run A:
==> flow/design.v (excerpt) <==
module udp_ipv4_tx (
    input  wire             ap_clk,
    input  wire             ap_rst_n,
    input  wire  [31:0]     my_ip_addr,
    input  wire   [7:0]     ip_protocol,
    input  wire             s_axis_tx_meta_tvalid,
    output wire             s_axis_tx_meta_tready,
    input  wire [255:0]     s_axis_tx_meta_tdata,
    input  wire             s_axis_tx_data_tvalid,
    output wire             s_axis_tx_data_tready,
    input  wire  [63:0]     s_axis_tx_data_tdata,
    input  wire   [7:0]     s_axis_tx_data_tkeep,
    input  wire             s_axis_tx_data_tlast,
    output wire             m_axis_tx_data_tvalid,
    input  wire             m_axis_tx_data_tready,
    output wire   [63:0]    m_axis_tx_data_tdata,
    output wire    [7:0]    m_axis_tx_data_tkeep,
    output wire             m_axis_tx_data_tlast,
    output wire   [31:0]    datagrams_transmitted
);
==> flow/config.mk <==
export PLATFORM = sky130hd
export DESIGN_NAME = udp_ipv4_tx
export DESIGN_NICKNAME = udp_ipv4_tx
export VERILOG_FILES = /design/flow/design.v
export SDC_FILE = /design/flow/constraint.sdc
export NUM_CORES = 4
export LEC_CHECK = 0
export CAP_MARGIN = 20
export CELL_PAD_IN_SITES_DETAIL_PLACEMENT = 1
export CORE_ASPECT_RATIO = 0.57
export CORE_MARGIN = 7
export CORE_UTILIZATION = 49
export CTS_CLUSTER_DIAMETER = 350
export GPL_TIMING_DRIVEN = 0
export MAX_ROUTING_LAYER = met4
export PLACE_DENSITY_LB_ADDON = 0.25
export SETUP_SLACK_MARGIN = 0.54
export SLEW_MARGIN = 20
export TNS_END_PERCENT = 15
==> flow/constraint.sdc <==
create_clock -name core_clock -period 6.76 [get_ports {ap_clk}]
set_input_delay 1.3520 -clock core_clock [delete_from_list [all_inputs] [get_ports {ap_clk}]]
set_output_delay 1.3520 -clock core_clock [all_outputs]
set_load 0.01 [all_outputs]
run.sh (not shown) runs the stock make flow with config.mk's settings and CLKGATE_MAP_FILE=.
Run A: PASS, flow complete, no timing, DRC or antenna violations
For run B, these inputs were changed with respect to run A:
- a deleted SETUP_SLACK_MARGIN that had been 0.54
- a deleted TNS_END_PERCENT that had been 15
- a change of CORE_MARGIN from 7 to 2
- a deleted MAX_ROUTING_LAYER that had been met4
- a change of CELL_PAD_IN_SITES_DETAIL_PLACEMENT from 1 to 2
- a deleted CORE_ASPECT_RATIO that had been 0.57
- a change of CORE_UTILIZATION from 49 to 47
- a change of the clock period (ns, I/O delays scaled along) from 6.76 to 5.0
### Flow results
- Summary of run A and run B: one run falls short of a clean finish, namely run B.
- detailed placement (3_5_place_dp): run B exited with error
- Between run A and run B, the flow reports full die area decreasing by a few percent.
- | global placer's final weighted congestion | higher: run A |
- Against run A, run B reports a row count that is higher.
- [run B] starting utilization of the core area fell 2.6 points relative to run A
Input-level comparison between run C and run B:
- removing CELL_PAD_IN_SITES_DETAIL_PLACEMENT (formerly 2)
- removing CTS_CLUSTER_DIAMETER (formerly 350)
- removing GPL_TIMING_DRIVEN (formerly 0)
- changing CORE_UTILIZATION from 47 to 65
- removing PLACE_DENSITY_LB_ADDON (formerly 0.25)
- setting CTS_CLUSTER_SIZE to 52 for the first time
- changing the clock period (ns, I/O delays scaled along) from 5.0 to 3.25
## What came out
Run C had finished all stages when the layout checks came back failing, citing setup timing. Compared run C vs run B, and area of the core is down in run C. Run C against run B: synthesized cell count held steady; area reported by Yosys stat held steady; die height shrank by 15%; final RePlAce weighted congestion shrank by 2.5%. Run B → run C: total die size went down by about 27%, core utilization at floorplan has increased.

* * *

## north
udp_ipv4_tx again, from the RTL that the note above started with.
// udp_ipv4_tx
module udp_ipv4_tx (
    input  wire             ap_clk,
    input  wire             ap_rst_n,
    input  wire  [31:0]     my_ip_addr,
    input  wire   [7:0]     ip_protocol,
    input  wire             s_axis_tx_meta_tvalid,
    output wire             s_axis_tx_meta_tready,
    input  wire [255:0]     s_axis_tx_meta_tdata,
    input  wire             s_axis_tx_data_tvalid,
    output wire             s_axis_tx_data_tready,
    input  wire  [63:0]     s_axis_tx_data_tdata,
    input  wire   [7:0]     s_axis_tx_data_tkeep,
    input  wire             s_axis_tx_data_tlast,
    output wire             m_axis_tx_data_tvalid,
    input  wire             m_axis_tx_data_tready,
    output wire   [63:0]    m_axis_tx_data_tdata,
    output wire    [7:0]    m_axis_tx_data_tkeep,
    output wire             m_axis_tx_data_tlast,
    output wire   [31:0]    datagrams_transmitted
);
Settings: LEC_CHECK=0, CAP_MARGIN=20, CORE_MARGIN=2, CORE_UTILIZATION=40, MAX_ROUTING_LAYER=met4, SETUP_SLACK_MARGIN=-0.27, SLEW_MARGIN=35, TNS_END_PERCENT=90; clock period 6.34 ns.
[inputs] south vs north
- SLEW_MARGIN: 35 -> 20
- PLACE_DENSITY: unset -> 0.6
- SETUP_SLACK_MARGIN: -0.27 -> unset
- TNS_END_PERCENT: 90 -> unset
- CORE_UTILIZATION: 40 -> 44
- MAX_ROUTING_LAYER: met4 -> unset
- the clock period (ns, I/O delays scaled along): 6.34 -> 3.07
Findings:
Comparing north against south, there is no change at all in depth of the worst hold-timing path.
Delta (south minus north): mean instance size in the synthesized netlist roughly the same, data required time at the worst endpoint went down by 3240 ps, clock skew barely changed, maximum clock frequency moved up, row count fell about 4.3%.
south finished all stages; layout check result: FAIL, due to negative setup slack.
Delta(global-route met3 utilization, south - north) > 0
Cell area was higher in south than in north.
Against north, south reports a total routing resource utilization after global routing that is higher.
Input changes introduced in east (baseline for comparison: south):
- CORE_UTILIZATION: 44 -> 40
- CELL_PAD_IN_SITES_DETAIL_PLACEMENT: unset -> 2
- CTS_CLUSTER_DIAMETER: unset -> 350
- the clock period (ns, I/O delays scaled along): 3.07 -> 5.0
==> comparison <==
- Changes observed in east relative to south: total number of placement rows increased 4.5%; number of vias in the routed layout now larger; number of nets at the end of the flow down 138.
- Sort east and south by relative contribution of combinational cells to total power desc -> top: south
- east — post-layout minimum cycle time 1690 ps higher, south as reference
- Worst hold slack was higher in the run labelled east.
- | clock-buffer cell count | east vs south | 13 higher |
- Summary — via count of the first global-routing pass, east relative to south: higher, by 30%.
- Taking south as the reference, in east power lost 0.0078 W, detailed placement HPWL picked up an extra 17,000 µm.
- The final report for east shows a completed flow and a layout that fails verification, specifically negative setup slack.

* * *

Starting RTL as in the previous note.
clock: 3.1 ns
lec_check: 0
abc_area: 1
cap_margin: 20
cell_pad_in_sites_global_placement: 3
core_margin: 4
core_utilization: 32
max_routing_layer: met4
min_routing_layer: met1
place_density: 0.93
setup_slack_margin: 0.51
slew_margin: 20
The baseline passed the timing, design-rule and antenna checks.
Next try:
ABC_AREA = not set   (was 1)
CELL_PAD_IN_SITES_GLOBAL_PLACEMENT = not set   (was 3)
CORE_MARGIN = 2   (was 4)
CORE_UTILIZATION = 40   (was 32)
MAX_ROUTING_LAYER = not set   (was met4)
MIN_ROUTING_LAYER = not set   (was met1)
PLACE_DENSITY = 0.6   (was 0.93)
SETUP_SLACK_MARGIN = 0.44   (was 0.51)
clock period = 4.33 ns   (was 3.1 ns; I/O delays follow)
After rerunning: The changed run completed with no timing, DRC or antenna violations; clock skew goes up by 0.018 ns; total power shrinks by 37%; setup slack is better by 0.55 ns; wire length drops by about 17%; die area went down by 22%; core utilization came out higher by 6.9 points; worst hold slack stays flat; non-clock buffer count went down by 82; design area is lower by 6.1%; cell count falls by about 11%; synthesized cell count shrinks by 7.1%.
Next try:
CORE_UTILIZATION = 56   (was 40)
SETUP_SLACK_MARGIN = not set   (was 0.44)
clock period = 2.65 ns   (was 4.33 ns; I/O delays follow)
=> With this change the flow finished but fails on negative setup slack; sequential power is higher by well over a third; clock-buffer cell count drops by 12; core utilization is higher by 24 points; wire length is about the same; synthesized area does not change; combinational power went up by well over a third; critical path depth climbs by 2.
Next try:
CORE_UTILIZATION = 72   (was 56)
CTS_CLUSTER_SIZE = 50   (was not set)
SETUP_SLACK_MARGIN = -0.23   (was not set)
clock period = 3.34 ns   (was 2.65 ns; I/O delays follow)
Effect: The new run reached the layout checks and failed them: negative setup slack; maximum frequency is lower by 3.7%; cell area is lower by about 7%; power is lower by 25%; via count is higher by 9.0%; clock skew is higher by 0.019 ns; cell count is lower by about 7%; routed wire length is higher by 11%.
Next try:
CORE_UTILIZATION = 66   (was 72)
SETUP_SLACK_MARGIN = 0.61   (was -0.23)
clock period = 2.71 ns   (was 3.34 ns; I/O delays follow)
After rerunning:
- The new run finished but failed the layout checks on negative setup slack
- wire length went down by 2.7%
- register-to-register slack is worse by 0.57 ns
- sequential power is higher by 23%
- worst setup slack is worse by 0.57 ns
- clock-buffer cell count shrinks by 2
- total power is higher by 29%
- critical path depth climbs by 2
- maximum frequency went up by 1.9%
- die size increases by 8.9%

* * *

udp_ipv4_tx again, from the RTL that the note above started with.
Design udp_ipv4_tx, start of the top module:
module udp_ipv4_tx (
    input  wire             ap_clk,
    input  wire             ap_rst_n,
    input  wire  [31:0]     my_ip_addr,
    input  wire   [7:0]     ip_protocol,
    input  wire             s_axis_tx_meta_tvalid,
    output wire             s_axis_tx_meta_tready,
    input  wire [255:0]     s_axis_tx_meta_tdata,
    input  wire             s_axis_tx_data_tvalid,
    output wire             s_axis_tx_data_tready,
    input  wire  [63:0]     s_axis_tx_data_tdata,
    input  wire   [7:0]     s_axis_tx_data_tkeep,
    input  wire             s_axis_tx_data_tlast,
    output wire             m_axis_tx_data_tvalid,
    input  wire             m_axis_tx_data_tready,
    output wire   [63:0]    m_axis_tx_data_tdata,
    output wire    [7:0]    m_axis_tx_data_tkeep,
    output wire             m_axis_tx_data_tlast,
    output wire   [31:0]    datagrams_transmitted
);
wire            tx_udp2ip_data_tvalid;
wire            tx_udp2ip_data_tready;
wire [63:0]     tx_udp2ip_data_tdata;
wire  [7:0]     tx_udp2ip_data_tkeep;
wire            tx_udp2ip_data_tlast;
wire            tx_udp2ip_meta_tvalid;
wire [63:0]     tx_udp2ip_meta_tdata;
wire            tx_udp2ip_meta_tready;
udp_tx udp_tx_i (
    .ap_clk                       (ap_clk),
    .ap_rst_n                     (ap_rst_n),
    .s_axis_tx_data_tvalid        (s_axis_tx_data_tvalid),
    .s_axis_tx_data_tready        (s_axis_tx_data_tready),
    .s_axis_tx_data_tdata         (s_axis_tx_data_tdata),
    .s_axis_tx_data_tkeep         (s_axis_tx_data_tkeep),
    .s_axis_tx_data_tstrb         (8'h00),
    .s_axis_tx_data_tlast         (s_axis_tx_data_tlast),
    .s_axis_tx_meta_tvalid        (s_axis_tx_meta_tvalid),
    .s_axis_tx_meta_tready        (s_axis_tx_meta_tready),
    .s_axis_tx_meta_tdata         (s_axis_tx_meta_tdata),
    .s_axis_tx_meta_tkeep         (32'h00000000),
    .s_axis_tx_meta_tstrb         (32'h00000000),
    .s_axis_tx_meta_tlast         (1'b0),
    .m_axis_iph_data_tvalid       (tx_udp2ip_data_tvalid),
    .m_axis_iph_data_tready       (tx_udp2ip_data_tready),
    .m_axis_iph_data_tdata        (tx_udp2ip_data_tdata),
    .m_axis_iph_data_tkeep        (tx_udp2ip_data_tkeep),
    .m_axis_iph_data_tlast        (tx_udp2ip_data_tlast),
  ...
export LEC_CHECK = 0
export ABC_AREA = 1
export CAP_MARGIN = 20
export CELL_PAD_IN_SITES_DETAIL_PLACEMENT = 0
export CELL_PAD_IN_SITES_GLOBAL_PLACEMENT = 0
export CORE_ASPECT_RATIO = 1.24
export CORE_MARGIN = 2
export CORE_UTILIZATION = 58
export CTS_CLUSTER_DIAMETER = 292
export CTS_CLUSTER_SIZE = 17
export MAX_ROUTING_LAYER = met5
export MIN_ROUTING_LAYER = met1
export PLACE_DENSITY_LB_ADDON = 0.26
export SLEW_MARGIN = 20
create_clock -name core_clock -period 2.59 [get_ports {ap_clk}]
The first run completed, yet does not pass: setup timing.
Then changed:
Settings changed: ABC_AREA 1 to not set, CORE_UTILIZATION 58 to 70, CTS_CLUSTER_SIZE 17 to not set, SETUP_SLACK_MARGIN set to 0.46.
Clock period 2.59 ns to 1.95 ns, I/O delays scaled along.
Effect: Now the flow ended with an error in global routing (5_1_grt), error DPL-0038. Die area decreases by 16%. Synthesized cell count decreases by 7.1%. Synthesized area increases by 0.56%.
No activity file was given, so power comes from the tool's default toggle rates.
